// LearningMachine
module LearningMachine(input clk,rst, start, input [6:0] x1Data,x2Data, input [1:0] tData, output[1:0] signYin, output[13:0] w1,w2,b,Yin,output ReadEn, Ready);
clock: 9.61 ns
lec_check: 0
cap_margin: 10
core_aspect_ratio: 0.5
core_margin: 6
core_utilization: 55
cts_cluster_diameter: 185
cts_cluster_size: 96
gpl_timing_driven: 1
max_routing_layer: met4
min_routing_layer: met1
place_density: 0.77
slew_margin: 20
tns_end_percent: 20
run.sh (not shown) runs the stock make flow with config.mk's settings and CLKGATE_MAP_FILE=.
The starting point passed the timing, DRC and antenna checks.
Then changed:
Settings changed: CORE_ASPECT_RATIO 0.5 to default, CORE_MARGIN 6 to 2, CORE_UTILIZATION 55 to 69, CTS_CLUSTER_DIAMETER 185 to 26, CTS_CLUSTER_SIZE 96 to default, PLACE_DENSITY 0.77 to default, TNS_END_PERCENT 20 to default.
Clock period 9.61 ns to 7.81 ns, I/O delays scaled along.
Outcome:
- The changed run ran to the end with violations: negative setup slack
- flip-flop count is unchanged
- register-to-register slack gets worse by 830 ps
- die size is lower by 29%
Then changed:
Settings changed: ABC_AREA from default to 1, CORE_UTILIZATION 69 to 72, CTS_CLUSTER_SIZE from default to 34, PLACE_DENSITY_LB_ADDON from default to 0.1, SETUP_SLACK_MARGIN from default to 2.33.
Effect: The changed run failed in 5_1_grt, error DPL-0038; die size went down by 1.8%; synthesized cell count increases by 22%; area after synthesis increases by 2.4%.
Then changed:
Settings changed: ABC_AREA 1 to default, CORE_UTILIZATION 72 to 58, CTS_CLUSTER_SIZE 34 to 71, PLACE_DENSITY from default to 0.77, PLACE_DENSITY_LB_ADDON 0.1 to default, SETUP_SLACK_MARGIN 2.33 to default.
Clock period 7.81 ns to 6.54 ns, I/O delays scaled along.
With this change the flow finished but failed the layout checks on negative setup slack.
Synthesized area shrinks by 2.3%.
Die size grows by 21%.
Synthesized cell count shrinks by 18%.

Starting RTL as in the previous note.
clock: 7.0 ns
lec_check: 0
abc_area: 1
cap_margin: 30
core_margin: 2
core_utilization: 70
cts_cluster_diameter: 31
cts_cluster_size: 15
place_density_lb_addon: 0.2
slew_margin: 20
The starting point died in global routing (5_1_grt).
Change:
- CAP_MARGIN: 30 -> 20
- CTS_CLUSTER_DIAMETER: 31 -> 215
- CTS_CLUSTER_SIZE: 15 -> 32
- PLACE_DENSITY_LB_ADDON: 0.2 -> 0.14
- clock period: 7.0 -> 7.66 ns (I/O delays scaled with it)
Result:
- Now the flow finished but failed the layout checks on negative setup slack
- die area does not change
- area after synthesis stays the same
- synthesized cell count is unchanged
Change:
- ABC_AREA: 1 -> not set
- CORE_UTILIZATION: 70 -> 40
- CTS_CLUSTER_DIAMETER: 215 -> not set
- CTS_CLUSTER_SIZE: 32 -> not set
- PLACE_DENSITY_LB_ADDON: 0.14 -> not set
- clock period: 7.66 -> 12.0 ns (I/O delays scaled with it)
Effect:
- The changed run finished with timing, DRC and antenna clean
- maximum frequency goes down by 12%
- routed wire length goes down by 31%
- final area goes down by 10%
- worst setup slack gains 3.3 ns
- via count goes down by 28%
- die size goes up by 68%
Change:
- CELL_PAD_IN_SITES_GLOBAL_PLACEMENT: not set -> 3
- CORE_ASPECT_RATIO: not set -> 0.67
- CORE_MARGIN: 2 -> 9
- CORE_UTILIZATION: 40 -> 18
- GPL_ROUTABILITY_DRIVEN: not set -> 1
- MAX_ROUTING_LAYER: not set -> met4
- MIN_ROUTING_LAYER: not set -> met1
- SLEW_MARGIN: 20 -> 10
- TNS_END_PERCENT: not set -> 80
What happened: The new run completed with no timing, DRC or antenna violations; non-clock buffer count came out higher by 9; die area is higher by about 150%; global-route usage went down by 9.6 points; wire length rose by 32%; cell area climbs by about 5%; hold slack stays flat; flip-flop count is unchanged; via count shrinks by 1.7%; clock skew barely changes; first-iteration DRC count shrinks by about 20%; maximum frequency went down by about 3.3%.

run A:
LearningMachine again, from the RTL that the note above started with.
Settings: LEC_CHECK=0, ABC_AREA=1, CAP_MARGIN=0, CELL_PAD_IN_SITES_DETAIL_PLACEMENT=1, CORE_ASPECT_RATIO=1.47, CORE_MARGIN=5, CORE_UTILIZATION=40, CTS_CLUSTER_SIZE=48, GPL_ROUTABILITY_DRIVEN=0, GPL_TIMING_DRIVEN=0, HOLD_SLACK_MARGIN=0.15, MAX_ROUTING_LAYER=met5, MIN_ROUTING_LAYER=met2, SLEW_MARGIN=30; clock period 13.0 ns.
### run A -> run B
# run A
export LEC_CHECK = 0
export ABC_AREA = 1
export CAP_MARGIN = 0
export CELL_PAD_IN_SITES_DETAIL_PLACEMENT = 1
export CORE_ASPECT_RATIO = 1.47
export CORE_MARGIN = 5
export CORE_UTILIZATION = 40
export CTS_CLUSTER_SIZE = 48
export GPL_ROUTABILITY_DRIVEN = 0
export GPL_TIMING_DRIVEN = 0
export HOLD_SLACK_MARGIN = 0.15
export MAX_ROUTING_LAYER = met5
export MIN_ROUTING_LAYER = met2
export SLEW_MARGIN = 30
create_clock -name core_clock -period 13.0 [get_ports {clk}]
# run B
export LEC_CHECK = 0
export ABC_AREA = 1
export CAP_MARGIN = 0
export CELL_PAD_IN_SITES_DETAIL_PLACEMENT = 1
export CELL_PAD_IN_SITES_GLOBAL_PLACEMENT = 2
export CORE_ASPECT_RATIO = 1.47
export CORE_MARGIN = 9
export CORE_UTILIZATION = 40
export CTS_CLUSTER_SIZE = 48
export GPL_ROUTABILITY_DRIVEN = 0
export GPL_TIMING_DRIVEN = 0
export HOLD_SLACK_MARGIN = 0.15
export MAX_ROUTING_LAYER = met5
export MIN_ROUTING_LAYER = met1
export PLACE_DENSITY_LB_ADDON = 0.13
export SETUP_SLACK_MARGIN = 3.6
export SLEW_MARGIN = 30
create_clock -name core_clock -period 13.0 [get_ports {clk}]
--- outcome ---
Floorplan check, run B vs run A: die outline larger in run B
Against run A, run B reports a largest net degree at the start of global routing that is higher.
Between run A and run B, the data-path buffer share of cell area in the final layout does not differ in any meaningful way.
Run B: data required time at the worst endpoint higher than run A
The following lists how run C was set up differently from run B:
# run B
export LEC_CHECK = 0
export ABC_AREA = 1
export CAP_MARGIN = 0
export CELL_PAD_IN_SITES_DETAIL_PLACEMENT = 1
export CELL_PAD_IN_SITES_GLOBAL_PLACEMENT = 2
export CORE_ASPECT_RATIO = 1.47
export CORE_MARGIN = 9
export CORE_UTILIZATION = 40
export CTS_CLUSTER_SIZE = 48
export GPL_ROUTABILITY_DRIVEN = 0
export GPL_TIMING_DRIVEN = 0
export HOLD_SLACK_MARGIN = 0.15
export MAX_ROUTING_LAYER = met5
export MIN_ROUTING_LAYER = met1
export PLACE_DENSITY_LB_ADDON = 0.13
export SETUP_SLACK_MARGIN = 3.6
export SLEW_MARGIN = 30
create_clock -name core_clock -period 13.0 [get_ports {clk}]
# run C
export LEC_CHECK = 0
export CAP_MARGIN = 0
export CORE_MARGIN = 2
export CORE_UTILIZATION = 40
export MAX_ROUTING_LAYER = met4
export SLEW_MARGIN = 20
create_clock -name core_clock -period 12.0 [get_ports {clk}]
Findings:
Run C finished every step from synthesis to the final layout, and the layout passed the timing, DRC and antenna checks. Delta(global-route usage, run C - run B) < 0. Cell count: run C lower than run B. Between run B and run C, multi-input gate share of the layout cell area increased. The largest net degree at the start of global routing reported for run C is smaller than that of run B by 4. Summary: with run B as the reference, ratio of routed vias to standard cells in run C moved up by a few percent. Post-layout minimum cycle time: run C vs run B up 0.42 ns. Compared with run B, run C supports a lower clock frequency. Re worst-case hold slack: run B was lower than run C. Diff run C..run B | clock latency on the worst-skew pair | negligible. On floorplan core density: between run C and run B, it ends up lower for run C.
Here is what was changed in the inputs of run D compared with run C.
# run C
export LEC_CHECK = 0
export CAP_MARGIN = 0
export CORE_MARGIN = 2
export CORE_UTILIZATION = 40
export MAX_ROUTING_LAYER = met4
export SLEW_MARGIN = 20
create_clock -name core_clock -period 12.0 [get_ports {clk}]
# run D
export LEC_CHECK = 0
export CAP_MARGIN = 20
export CELL_PAD_IN_SITES_GLOBAL_PLACEMENT = 1
export CORE_ASPECT_RATIO = 0.67
export CORE_MARGIN = 9
export CORE_UTILIZATION = 21
export GPL_ROUTABILITY_DRIVEN = 1
export MAX_ROUTING_LAYER = met4
export MIN_ROUTING_LAYER = met1
export SLEW_MARGIN = 10
export TNS_END_PERCENT = 80
create_clock -name core_clock -period 12.0 [get_ports {clk}]
### Flow results
- Run C has completed all stages; timing, DRC and antenna checks passed.
- Run D finished every step from synthesis to the final layout, and the layout passed the timing, DRC and antenna checks.
- Going from run C to run D, largest stage delay on the critical path up 0.05 ns, post-placement cell count moved up.
- Diff run C..run D | chip area from the yosys synthesis statistics | unchanged
- Summary of run D over run C: non-clock buffer share of cell area was more or less identical; actual transition at the worst max-transition pin went up by 0.012 ns; total number of tap cells went up by about 100%.
- The lower number of buffer and inverter stages on the critical path of run D and run C is in run C.
- Layer carrying the most global-route usage = met1: run D; layer carrying the most global-route usage = met2: run C
- Compared with run C, run D degrades minimum period implied by the final worst setup slack.
- Looking only at cell count, and setting everything else aside, the higher value of run D and run C goes to run D.
- sky130_fd_sc_hd__nor3_2 as the highest-delay cell along the critical path was reported by run D, and sky130_fd_sc_hd__dfrtp_1 by run C.
> inputs changed (run D -> run E)
# run D
export LEC_CHECK = 0
export CAP_MARGIN = 20
export CELL_PAD_IN_SITES_GLOBAL_PLACEMENT = 1
export CORE_ASPECT_RATIO = 0.67
export CORE_MARGIN = 9
export CORE_UTILIZATION = 21
export GPL_ROUTABILITY_DRIVEN = 1
export MAX_ROUTING_LAYER = met4
export MIN_ROUTING_LAYER = met1
export SLEW_MARGIN = 10
export TNS_END_PERCENT = 80
create_clock -name core_clock -period 12.0 [get_ports {clk}]
# run E
export LEC_CHECK = 0
export CAP_MARGIN = 20
export CORE_ASPECT_RATIO = 0.5
export CORE_MARGIN = 9
export CORE_UTILIZATION = 67
export CTS_CLUSTER_DIAMETER = 371
export CTS_CLUSTER_SIZE = 99
export SETUP_SLACK_MARGIN = -1.14
export SLEW_MARGIN = 20
export TNS_END_PERCENT = 20
create_clock -name core_clock -period 12.0 [get_ports {clk}]
==> results <==
Against run D, run E reports a cell depth of the worst setup path that is lower. Period utilization on run E is down relative to run D. Run E reports its beginning of the critical path as controller.ps[1] while run D reports controller.ps[2]. Against run D as the reference, run E delivers a higher upper clock frequency limit. Row multi-input gate share of the layout cell area: run E higher / run D lower.
